## P
// processor
module processor
(
	output reg w_en,
	output reg done,
	output reg [7:0] addr,
	output reg [31:0] data_out,
	input clk,
	input rst_n,
	input start,
	input [31:0] data_in
);
	parameter RESET = 3'd0;
	parameter READ_DATA = 3'd1;
	parameter READ_INSTRUCTON = 3'd2;
	parameter DELAY = 3'd3;
	parameter EXECUTE = 3'd4;
	parameter ADD = 3'd0;
	parameter SUB = 3'd1;
	parameter MUL = 3'd2;
	parameter TR = 3'd3;
	parameter DET = 3'd4;
	reg [2:0] cs,ns;
	reg [1:0] read_data_counter;
	reg [3:0] a11,a12,a21,a22,b11,b12,b21,b22;
	always@(posedge clk or negedge rst_n)begin
		if(~rst_n) cs <= RESET;
		else cs <= ns;
	end
	always@(*)begin
		case(cs)
			RESET : ns = (start & rst_n) ? READ_DATA : RESET;
			READ_DATA : ns = (read_data_counter == 2) ? READ_INSTRUCTON : READ_DATA;
			READ_INSTRUCTON : ns = DELAY;
			DELAY : ns = EXECUTE;
			EXECUTE : ns = RESET;
			default : ns = RESET;
		endcase
	end
	always@(posedge clk or negedge rst_n)begin
		if(~rst_n)begin
			done <= 0;
			w_en <= 0;
			addr <= 8'd255;
			data_out <= 0;
			read_data_counter <= 0;
			a11 <= 0;
			a12 <= 0;
			a21 <= 0; 
			a22 <= 0;
			b11 <= 0;
			b12 <= 0;
			b21 <= 0;
			b22 <= 0;	
		end
		else begin
			case(ns)
				RESET : begin
					done <= 0;
					w_en <= 0;
					addr <= 8'd255;
					data_out <= 0;
					read_data_counter <= 0;
					a11 <= 0;
					a12 <= 0;
					a21 <= 0; 
					a22 <= 0;
					b11 <= 0;
					b12 <= 0;
					b21 <= 0;
					b22 <= 0;
				end
				READ_DATA : begin
					done <= 0;
					w_en <= 0;
					addr <= 8'd255;
					data_out <= 0;
					read_data_counter <= read_data_counter + 1;
					a11 <= data_in[3:0];
					a12 <= data_in[7:4];
					a21 <= data_in[11:8]; 
					a22 <= data_in[15:12];
					b11 <= data_in[19:16];
					b12 <= data_in[23:20];
					b21 <= data_in[27:24];
					b22 <= data_in[31:28];
				end
				READ_INSTRUCTON : begin
					done <= 0;
					w_en <= 0;
					addr <= 0;
					data_out <= 0;
					read_data_counter <= 0;
					a11 <= a11;
					a12 <= a12;
					a21 <= a21; 
					a22 <= a22;
					b11 <= b11;
					b12 <= b12;
					b21 <= b21;
					b22 <= b22;
  ...
For scale: about 80 flip-flops, about 77 I/O pins, about 13000 um^2 of cells after synthesis.
clock: 7.0 ns
lec_check: 0
abc_area: 1
cap_margin: 20
core_margin: 3
core_utilization: 50
cts_cluster_diameter: 279
cts_cluster_size: 100
hold_slack_margin: -0.06
place_density: 0.37
setup_slack_margin: 2.04
slew_margin: 20
run.sh (not shown) runs the stock make flow with config.mk's settings and CLKGATE_MAP_FILE=.
--- input diff P..Q ---
==> flow/config.mk <==
export PLATFORM = sky130hd
export DESIGN_NAME = processor
export DESIGN_NICKNAME = processor
export VERILOG_FILES = /design/flow/design.v
export SDC_FILE = /design/flow/constraint.sdc
export NUM_CORES = 4
export LEC_CHECK = 0
export CAP_MARGIN = 15
export CELL_PAD_IN_SITES_DETAIL_PLACEMENT = 1
export CORE_MARGIN = 4
export CORE_UTILIZATION = 40
export CTS_CLUSTER_DIAMETER = 373
export CTS_CLUSTER_SIZE = 59
export GPL_TIMING_DRIVEN = 1
export HOLD_SLACK_MARGIN = 0.25
export MAX_ROUTING_LAYER = met4
export MIN_ROUTING_LAYER = met1
export SLEW_MARGIN = 20
Findings:
- Q ends up with a number of fill cells in the layout that is 925 higher than in P.
- Detailed-routing wirelength on met1, Q and P, higher one = P.
- Inverter count: Q lower than P
- | register area share after synthesis | lower: P |
- Going from P to Q, register-to-register slack saw a decrease; share of the cycle needed by the critical path after routing now sits higher.
- Vias: Q below P
- Diff Q and P: combinational cell area excluding buffers and inverters higher in P
- Q — critical path depth 4 lower, P as reference
- P → Q: later-pin clock latency in the skew report has remained practically unchanged; logic depth of the worst register-to-register path lower.
Input changes introduced in R (baseline for comparison: Q):
==> flow/config.mk <==
export PLATFORM = sky130hd
export DESIGN_NAME = processor
export DESIGN_NICKNAME = processor
export VERILOG_FILES = /design/flow/design.v
export SDC_FILE = /design/flow/constraint.sdc
export NUM_CORES = 4
export LEC_CHECK = 0
export CAP_MARGIN = 20
export CORE_MARGIN = 3
export CORE_UTILIZATION = 54
export CTS_CLUSTER_DIAMETER = 307
export CTS_CLUSTER_SIZE = 100
export HOLD_SLACK_MARGIN = -0.06
export PLACE_DENSITY = 0.37
export SLEW_MARGIN = 20
export TNS_END_PERCENT = 15
[summary]
Post-placement cell area: R < Q. Sort R and Q by final area desc -> top: Q. Comparing Q with R, the smallest hold slack came out essentially unchanged. R vs. Q: placed wire-length estimate now smaller, wire length now smaller, least setup slack across all paths after layout now smaller, worst setup slack after placement now larger. Per the comparison of R with Q, share of the final layout cell area in multi-input gates went up, met1 layer usage reported by global route increased 9.8 points. R ends up with a post-route minimum period that is 0.011 ns higher than in Q. In terms of highest achievable clock rate, Q and R differ only marginally.
Setup changes, R to S
==> flow/config.mk <==
export PLATFORM = sky130hd
export DESIGN_NAME = processor
export DESIGN_NICKNAME = processor
export VERILOG_FILES = /design/flow/design.v
export SDC_FILE = /design/flow/constraint.sdc
export NUM_CORES = 4
export LEC_CHECK = 0
export CAP_MARGIN = 15
export CORE_MARGIN = 4
export CORE_UTILIZATION = 40
export CTS_CLUSTER_DIAMETER = 355
export SLEW_MARGIN = 20
==> results <==
Compared with R, in S final worst hold slack went down 0.0067 ns, critical path depth went down 3. Summary: with R as the reference, cell area in S moved up slightly. Setup skew after layout (lower): R. What R reported for chip area has to be multiplied by 1.4 to get the figure for S. When the final numbers for R and S were put side by side, the routed wire length turned out to be smaller in R. Of R and S, S shows the higher total routed wire length on the met1 layer, with R below it. Of R and S, the higher post-route core utilization belongs to R. Compared with R, S instantiates a larger number of cells.
Edits applied to the flow inputs when going from S to T:
--- a/flow/config.mk
+++ b/flow/config.mk
@@ -9,4 +9,7 @@
 export CORE_MARGIN = 4
 export CORE_UTILIZATION = 40
-export CTS_CLUSTER_DIAMETER = 355
+export CTS_CLUSTER_DIAMETER = 347
+export GPL_TIMING_DRIVEN = 0
+export MIN_ROUTING_LAYER = met2
+export SETUP_SLACK_MARGIN = 1.73
 export SLEW_MARGIN = 20
[summary]
[compare] base=S new=T: number of non-filler instances in the completed layout picked up an extra 52, sequential share of layout area shows a reduction of 0.38 points, shortest period the worst path allows fell by 0.41 ns, worst slack after detailed placement fell by 0.56 ns.
